Design asx_soupbintcp_itch, start of the top module:
module asx_soupbintcp_itch (
    input  wire        clk,
    input  wire        rst,
    input  wire        ip_payload_valid,
    input  wire [7:0]  ip_payload_data,
    input  wire        ip_payload_start,
    input  wire        ip_payload_end,
    output wire [15:0] tcp_src_port,
    output wire [15:0] tcp_dst_port,
    output wire [31:0] tcp_seq_num,
    output wire [31:0] tcp_ack_num,
    output wire [3:0] tcp_data_offset,
    output wire [7:0] tcp_flags,
    output wire [15:0] tcp_window,
    output wire tcp_flag_syn,
    output wire tcp_flag_ack,
    output wire tcp_flag_fin,
    output wire tcp_flag_rst,
    output wire tcp_flag_psh,
    output wire tcp_header_valid,
    output wire tcp_parse_error,
    output wire session_active,
    output wire [63:0] session_sequence,
    output wire [7:0] pkt_type,
    output wire pkt_type_valid,
    output wire pkt_heartbeat,
    output wire pkt_login_accepted,
    output wire pkt_login_rejected,
    output wire pkt_end_session,
    output wire [31:0] seq_data_count,
    output wire [31:0] heartbeat_count,
    output wire parse_error,
    output wire msg_valid,
    output wire [7:0] msg_type,
    output wire msg_error,
    output wire [31:0] timestamp,
    output wire [63:0] order_id,
    output wire [31:0] orderbook_id,
    output wire side,
    output wire add_order_valid,
    output wire add_order_start,
    output wire [63:0] quantity,
    output wire [31:0] price,
    output wire [15:0] order_attributes,
    output wire order_executed_valid,
    output wire [63:0] exec_quantity,
    output wire order_cancel_valid,
    output wire order_delete_valid,
    output wire order_replace_valid,
    output wire directory_valid,
    output wire system_event_valid,
    output wire [7:0] event_code,
    output wire [31:0] total_messages,
    output wire [31:0] parse_errors
);
==> flow/config.mk <==
export PLATFORM = sky130hd
export DESIGN_NAME = asx_soupbintcp_itch
export DESIGN_NICKNAME = asx_soupbintcp_itch
export VERILOG_FILES = /design/flow/design.v
export SDC_FILE = /design/flow/constraint.sdc
export NUM_CORES = 4
export LEC_CHECK = 0
export CAP_MARGIN = 20
export CORE_ASPECT_RATIO = 0.99
export CORE_MARGIN = 2
export CORE_UTILIZATION = 68
export CTS_CLUSTER_SIZE = 32
export GPL_TIMING_DRIVEN = 1
export SLEW_MARGIN = 40
==> flow/constraint.sdc <==
create_clock -name core_clock -period 2.7 [get_ports {clk}]
set_input_delay 0.5400 -clock core_clock [delete_from_list [all_inputs] [get_ports {clk}]]
set_output_delay 0.5400 -clock core_clock [all_outputs]
set_load 0.01 [all_outputs]
run.sh (not shown) runs the stock make flow with config.mk's settings and CLKGATE_MAP_FILE=.
The baseline failed in global routing (5_1_grt) (GRT-0232).
Edit:
Settings changed: CORE_ASPECT_RATIO 0.99 to default, CORE_UTILIZATION 68 to 9, CTS_CLUSTER_SIZE 32 to default, GPL_TIMING_DRIVEN 1 to default, SLEW_MARGIN 40 to 20.
Clock period 2.7 ns to 7.24 ns, I/O delays scaled along.
What happened: This time the run completed with no timing, DRC or antenna violations. Die area climbs to 7.4 times its value. Area after synthesis stays the same. Synthesized cell count does not change.

* * *

== trial 14 ==
Starting RTL as in the previous note.
clock: 2.09 ns
lec_check: 0
cap_margin: 20
core_aspect_ratio: 1.18
core_margin: 2
core_utilization: 66
cts_cluster_size: 51
gpl_timing_driven: 1
setup_slack_margin: 0.51
slew_margin: 40
Status: trial 14 FAILED at 4_1_cts (tool error)
For trial 5, these inputs were changed with respect to trial 14:
Settings: clearing GPL_TIMING_DRIVEN, which used to be 1; swapping 40 for 20 in SLEW_MARGIN; swapping 66 for 40 in CORE_UTILIZATION; clearing CORE_ASPECT_RATIO, which used to be 1.18; clearing SETUP_SLACK_MARGIN, which used to be 0.51; clearing CTS_CLUSTER_SIZE, which used to be 51; swapping 2.09 for 3.63 in the clock period (ns, I/O delays scaled along).
Trial 5 was carried through to the last stage, and its layout satisfied the timing, design-rule and antenna checks.
Estimated wirelength of the detail-placed design (higher): trial 14
In the flow results for trial 5 and trial 14, the global placer's final weighted congestion is smaller on trial 5.
Summary: with trial 14 as the reference, die width in trial 5 moved up by more than a quarter.
Cell count after placement (lower): trial 14
Trial 5 vs trial 14: die footprint up in trial 5

* * *

violet:
Starting RTL as in the previous note.
clock: 2.71 ns
lec_check: 0
abc_area: 1
cap_margin: 20
core_margin: 2
core_utilization: 72
cts_cluster_diameter: 315
cts_cluster_size: 97
max_routing_layer: met4
place_density_lb_addon: 0.08
setup_slack_margin: 0.72
slew_margin: 20
The flow ended early for violet: it failed with a tool error in global routing (5_1_grt).
Relative to violet, the following input files were edited for cedar:
Settings: CTS_CLUSTER_DIAMETER: 315 -> unset; PLACE_DENSITY_LB_ADDON: 0.08 -> unset; MAX_ROUTING_LAYER: met4 -> unset; ABC_AREA: 1 -> unset; CORE_UTILIZATION: 72 -> 70; SETUP_SLACK_MARGIN: 0.72 -> unset; CTS_CLUSTER_SIZE: 97 -> unset; the clock period (ns, I/O delays scaled along): 2.71 -> 1.45.
--- outcome ---
- The flow ended early for cedar: it failed with a tool error in detailed placement (3_5_place_dp).
- Status: violet FAILED at global routing (5_1_grt) (tool error)
- violet → cedar: share of synthesized cell area in and-or and or-and compound cells now smaller; overall chip area shows a reduction of 4.4%.
- Changes observed in cedar relative to violet: synthesized area has decreased, core region area has decreased.
- Area share of and/or/nand/nor cells after synthesis delta for cedar relative to violet: 2.6 points lower
- The synthesized cell count in cedar was lower than what violet gave.
Changes in willow relative to cedar:
Settings: CORE_UTILIZATION changed from 70 to 62; CORE_ASPECT_RATIO newly set to 0.5; the clock period (ns, I/O delays scaled along) changed from 1.45 to 2.51.
[summary]
Against cedar, willow reports a number of standard-cell rows in the floorplan that is lower.
Die size: willow exceeds cedar
Every stage of willow finished as expected; the final checks, on the other hand, flagged setup timing, which means the layout fails.
Of willow and cedar, the run reporting the lower weighted congestion reported at the end of routability-driven placement was willow.
The area of the core of willow was inferior to that of cedar.
For number of distinct standard cells referenced by the synthesized netlist, willow and cedar come out practically identical.

* * *

Starting RTL as in the previous note.
export LEC_CHECK = 0
export ABC_AREA = 0
export CAP_MARGIN = 20
export CELL_PAD_IN_SITES_DETAIL_PLACEMENT = 2
export CELL_PAD_IN_SITES_GLOBAL_PLACEMENT = 1
export CORE_MARGIN = 9
export CORE_UTILIZATION = 51
export CTS_CLUSTER_SIZE = 20
export GPL_ROUTABILITY_DRIVEN = 0
export GPL_TIMING_DRIVEN = 1
export HOLD_SLACK_MARGIN = 0.09
export MIN_ROUTING_LAYER = met2
export PLACE_DENSITY_LB_ADDON = 0.22
export SLEW_MARGIN = 30
export TNS_END_PERCENT = 80
create_clock -name core_clock -period 2.22 [get_ports {clk}]
The first run did not get past 3_5_place_dp (DPL-0033).
Next try:
==> flow/config.mk (replaced) <==
export PLATFORM = sky130hd
export DESIGN_NAME = asx_soupbintcp_itch
export DESIGN_NICKNAME = asx_soupbintcp_itch
export VERILOG_FILES = /design/flow/design.v
export SDC_FILE = /design/flow/constraint.sdc
export NUM_CORES = 4
export LEC_CHECK = 0
export CAP_MARGIN = 20
export CORE_ASPECT_RATIO = 1.54
export CORE_MARGIN = 2
export CORE_UTILIZATION = 65
export GPL_TIMING_DRIVEN = 1
export SLEW_MARGIN = 40
==> flow/constraint.sdc (replaced) <==
create_clock -name core_clock -period 3.36 [get_ports {clk}]
set_input_delay 0.6720 -clock core_clock [delete_from_list [all_inputs] [get_ports {clk}]]
set_output_delay 0.6720 -clock core_clock [all_outputs]
set_load 0.01 [all_outputs]
Now the flow passed the timing, design-rule and antenna checks; synthesized cell count does not change; die size decreases by about 30%; area after synthesis stays the same.
Next try:
--- a/flow/config.mk
+++ b/flow/config.mk
@@ -9 +8,0 @@
-export CORE_ASPECT_RATIO = 1.54
@@ -11,3 +10,2 @@
-export CORE_UTILIZATION = 65
-export GPL_TIMING_DRIVEN = 1
-export SLEW_MARGIN = 40
+export CORE_UTILIZATION = 40
+export SLEW_MARGIN = 20
==> flow/constraint.sdc (replaced) <==
create_clock -name core_clock -period 3.83 [get_ports {clk}]
set_input_delay 0.7660 -clock core_clock [delete_from_list [all_inputs] [get_ports {clk}]]
set_output_delay 0.7660 -clock core_clock [all_outputs]
set_load 0.01 [all_outputs]
Outcome: Sequential power falls by 12%. Power falls by 7.6%. Final cell count rises by 8.9%. Maximum frequency falls by 7.1%. Setup slack gets better by 0.23 ns.
Next try:
--- a/flow/config.mk
+++ b/flow/config.mk
@@ -10 +10,2 @@
-export CORE_UTILIZATION = 40
+export CORE_UTILIZATION = 57
+export CTS_CLUSTER_SIZE = 29
==> flow/constraint.sdc (replaced) <==
create_clock -name core_clock -period 2.02 [get_ports {clk}]
set_input_delay 0.4040 -clock core_clock [delete_from_list [all_inputs] [get_ports {clk}]]
set_output_delay 0.4040 -clock core_clock [all_outputs]
set_load 0.01 [all_outputs]
Result: The new run completed, yet does not pass: negative setup slack; first-iteration DRC count rose by about 30%; worst setup slack is worse by 1.2 ns; synthesized area does not change.
Next try:
--- a/flow/config.mk
+++ b/flow/config.mk
@@ -10,2 +10,3 @@
-export CORE_UTILIZATION = 57
-export CTS_CLUSTER_SIZE = 29
+export CORE_UTILIZATION = 68
+export CTS_CLUSTER_SIZE = 31
+export SETUP_SLACK_MARGIN = 0.36
After rerunning:
- With this change the flow aborted during 4_1_cts
- area after synthesis does not change
- die area shrinks by about a fifth
- synthesized cell count is unchanged

* * *

Starting RTL as in the previous note.
## asx_soupbintcp_itch
module asx_soupbintcp_itch (
    input  wire        clk,
    input  wire        rst,
    input  wire        ip_payload_valid,
    input  wire [7:0]  ip_payload_data,
    input  wire        ip_payload_start,
    input  wire        ip_payload_end,
    output wire [15:0] tcp_src_port,
    output wire [15:0] tcp_dst_port,
    output wire [31:0] tcp_seq_num,
    output wire [31:0] tcp_ack_num,
    output wire [3:0] tcp_data_offset,
    output wire [7:0] tcp_flags,
    output wire [15:0] tcp_window,
    output wire tcp_flag_syn,
    output wire tcp_flag_ack,
    output wire tcp_flag_fin,
    output wire tcp_flag_rst,
    output wire tcp_flag_psh,
    output wire tcp_header_valid,
    output wire tcp_parse_error,
    output wire session_active,
    output wire [63:0] session_sequence,
    output wire [7:0] pkt_type,
    output wire pkt_type_valid,
    output wire pkt_heartbeat,
    output wire pkt_login_accepted,
    output wire pkt_login_rejected,
    output wire pkt_end_session,
    output wire [31:0] seq_data_count,
    output wire [31:0] heartbeat_count,
    output wire parse_error,
    output wire msg_valid,
    output wire [7:0] msg_type,
    output wire msg_error,
    output wire [31:0] timestamp,
    output wire [63:0] order_id,
    output wire [31:0] orderbook_id,
    output wire side,
    output wire add_order_valid,
    output wire add_order_start,
    output wire [63:0] quantity,
    output wire [31:0] price,
    output wire [15:0] order_attributes,
  ...
Settings: LEC_CHECK=0, ABC_AREA=1, CAP_MARGIN=20, CORE_MARGIN=2, CORE_UTILIZATION=72, CTS_CLUSTER_DIAMETER=394, CTS_CLUSTER_SIZE=97, PLACE_DENSITY=0.4, SLEW_MARGIN=20; clock period 2.77 ns.
The first run never finished: it broke off in 5_1_grt.
Change:
ABC_AREA = not set   (was 1)
CORE_ASPECT_RATIO = 1.2   (was not set)
CORE_UTILIZATION = 66   (was 72)
CTS_CLUSTER_DIAMETER = not set   (was 394)
CTS_CLUSTER_SIZE = 51   (was 97)
GPL_TIMING_DRIVEN = 1   (was not set)
HOLD_SLACK_MARGIN = 0.27   (was not set)
PLACE_DENSITY = not set   (was 0.4)
SETUP_SLACK_MARGIN = -0.2   (was not set)
SLEW_MARGIN = 40   (was 20)
What happened: With this change the flow finished with negative setup slack left; synthesized area goes down by 7.1%; die area is higher by 1.3%; synthesized cell count came out lower by 23%.
Change:
CORE_ASPECT_RATIO = not set   (was 1.2)
CORE_UTILIZATION = 70   (was 66)
CTS_CLUSTER_SIZE = 36   (was 51)
GPL_TIMING_DRIVEN = not set   (was 1)
HOLD_SLACK_MARGIN = not set   (was 0.27)
SLEW_MARGIN = 20   (was 40)
clock period = 2.79 ns   (was 2.77 ns; I/O delays follow)
Effect: With this change the flow never finished: it broke off in 5_1_grt; die size came out lower by 5.6%; synthesized cell count does not change; synthesized area is unchanged.

* * *

Setup of job 101:
Starting RTL as in the previous note.
Settings: LEC_CHECK=0, CAP_MARGIN=20, CORE_MARGIN=2, CORE_UTILIZATION=60, CTS_CLUSTER_SIZE=36, SETUP_SLACK_MARGIN=0.53, SLEW_MARGIN=20; clock period 2.02 ns.
Job 101 | ERROR | 5_1_grt
For job 104, these inputs were changed with respect to job 101:
# job 101
export LEC_CHECK = 0
export CAP_MARGIN = 20
export CORE_MARGIN = 2
export CORE_UTILIZATION = 60
export CTS_CLUSTER_SIZE = 36
export SETUP_SLACK_MARGIN = 0.53
export SLEW_MARGIN = 20
create_clock -name core_clock -period 2.02 [get_ports {clk}]
# job 104
export LEC_CHECK = 0
export CAP_MARGIN = 20
export CORE_MARGIN = 2
export CORE_UTILIZATION = 64
export CTS_CLUSTER_SIZE = 36
export SETUP_SLACK_MARGIN = 0.6
export SLEW_MARGIN = 20
create_clock -name core_clock -period 2.02 [get_ports {clk}]
--- outcome ---
Job 104 never completed, since it errored out during 4_1_cts. Job 104 against job 101; height of the die is down by a few percent. Summary of the comparison: die area is lower in job 104, relative to job 101. Delta (job 104 minus job 101): final RePlAce weighted congestion +about 2.3%, number of placed instances with taps included saw a decrease.

* * *

main:
asx_soupbintcp_itch again, from the RTL that the note above started with.
export LEC_CHECK = 0
export ABC_AREA = 1
export CAP_MARGIN = 20
export CELL_PAD_IN_SITES_DETAIL_PLACEMENT = 1
export CELL_PAD_IN_SITES_GLOBAL_PLACEMENT = 3
export CORE_ASPECT_RATIO = 1.76
export CORE_MARGIN = 2
export CORE_UTILIZATION = 40
export CTS_CLUSTER_DIAMETER = 120
export GPL_ROUTABILITY_DRIVEN = 0
export GPL_TIMING_DRIVEN = 0
export PLACE_DENSITY_LB_ADDON = 0.21
export SETUP_SLACK_MARGIN = 1.32
export SLEW_MARGIN = 20
create_clock -name core_clock -period 5.0 [get_ports {clk}]
The flow ended early for main: it failed with a tool error in global placement (3_3_place_gp).
Modified inputs, the feature branch compared to main
# main
export LEC_CHECK = 0
export ABC_AREA = 1
export CAP_MARGIN = 20
export CELL_PAD_IN_SITES_DETAIL_PLACEMENT = 1
export CELL_PAD_IN_SITES_GLOBAL_PLACEMENT = 3
export CORE_ASPECT_RATIO = 1.76
export CORE_MARGIN = 2
export CORE_UTILIZATION = 40
export CTS_CLUSTER_DIAMETER = 120
export GPL_ROUTABILITY_DRIVEN = 0
export GPL_TIMING_DRIVEN = 0
export PLACE_DENSITY_LB_ADDON = 0.21
export SETUP_SLACK_MARGIN = 1.32
export SLEW_MARGIN = 20
create_clock -name core_clock -period 5.0 [get_ports {clk}]
# the feature branch
export LEC_CHECK = 0
export CAP_MARGIN = 20
export CORE_MARGIN = 2
export CORE_UTILIZATION = 71
export SLEW_MARGIN = 20
create_clock -name core_clock -period 3.63 [get_ports {clk}]
### Flow results
The feature branch failed in global routing (5_1_grt) with GRT-0232. Summary: with main as the reference, yosys stat cell total in the feature branch moved down by more than 10%. Per the comparison of the feature branch with main, instance count of the mapped netlist saw a decrease, starting density of the core saw an increase, yosys-reported design area after synthesis saw a decrease, distinct cell type count after synthesis saw an increase. Total standard cell area after synthesis went down by a little under 10% going from main to the feature branch. Between main and the feature branch, full die area is higher for main, the feature branch comes in under that. Changes observed in the feature branch relative to main: vertical extent of the die down 170 µm; compound-gate portion of the synthesized area went down 3.5 points.

* * *

Starting RTL as in the previous note.
==> flow/config.mk <==
export PLATFORM = sky130hd
export DESIGN_NAME = asx_soupbintcp_itch
export DESIGN_NICKNAME = asx_soupbintcp_itch
export VERILOG_FILES = /design/flow/design.v
export SDC_FILE = /design/flow/constraint.sdc
export NUM_CORES = 4
export LEC_CHECK = 0
export CAP_MARGIN = 20
export CELL_PAD_IN_SITES_DETAIL_PLACEMENT = 2
export CORE_MARGIN = 4
export CORE_UTILIZATION = 41
export CTS_CLUSTER_SIZE = 39
export MAX_ROUTING_LAYER = met4
export MIN_ROUTING_LAYER = met1
export PLACE_DENSITY_LB_ADDON = 0.23
export SETUP_SLACK_MARGIN = 0.71
export SLEW_MARGIN = 40
==> flow/constraint.sdc <==
create_clock -name core_clock -period 2.88 [get_ports {clk}]
set_input_delay 0.5760 -clock core_clock [delete_from_list [all_inputs] [get_ports {clk}]]
set_output_delay 0.5760 -clock core_clock [all_outputs]
set_load 0.01 [all_outputs]
The first run failed in clock tree synthesis (4_1_cts).
Change:
Settings changed: CELL_PAD_IN_SITES_DETAIL_PLACEMENT 2 to unset, CORE_MARGIN 4 to 2, CORE_UTILIZATION 41 to 72, CTS_CLUSTER_SIZE 39 to unset, MIN_ROUTING_LAYER met1 to unset, PLACE_DENSITY set to 0.66, PLACE_DENSITY_LB_ADDON 0.23 to unset, SETUP_SLACK_MARGIN 0.71 to unset, SLEW_MARGIN 40 to 20.
Clock period 2.88 ns to 4.07 ns, I/O delays scaled along.
What happened:
- With this change the flow ended with an error in global routing (5_1_grt)
- synthesized area stays the same
- die area drops by about 44%
- synthesized cell count stays the same
Change:
Settings changed: ABC_AREA set to 1, CTS_CLUSTER_DIAMETER set to 397, MAX_ROUTING_LAYER met4 to unset, PLACE_DENSITY 0.66 to unset.
Clock period 4.07 ns to 1.45 ns, I/O delays scaled along.
With this change the flow stopped in detailed placement (3_5_place_dp) on DPL-0038. Die size grows by 7.5%. Synthesized area grows by about 8%. Synthesized cell count grows by 30%.
Change:
Settings changed: CORE_ASPECT_RATIO set to 1.33, CORE_UTILIZATION 72 to 62, CTS_CLUSTER_DIAMETER 397 to unset.
Clock period 1.45 ns to 2.56 ns, I/O delays scaled along.
=>
- The new run produced a layout that fails on negative setup slack
- synthesized area does not change
- synthesized cell count does not change
- die area went up by 16%
Power is estimated from default activity; no workload was simulated.
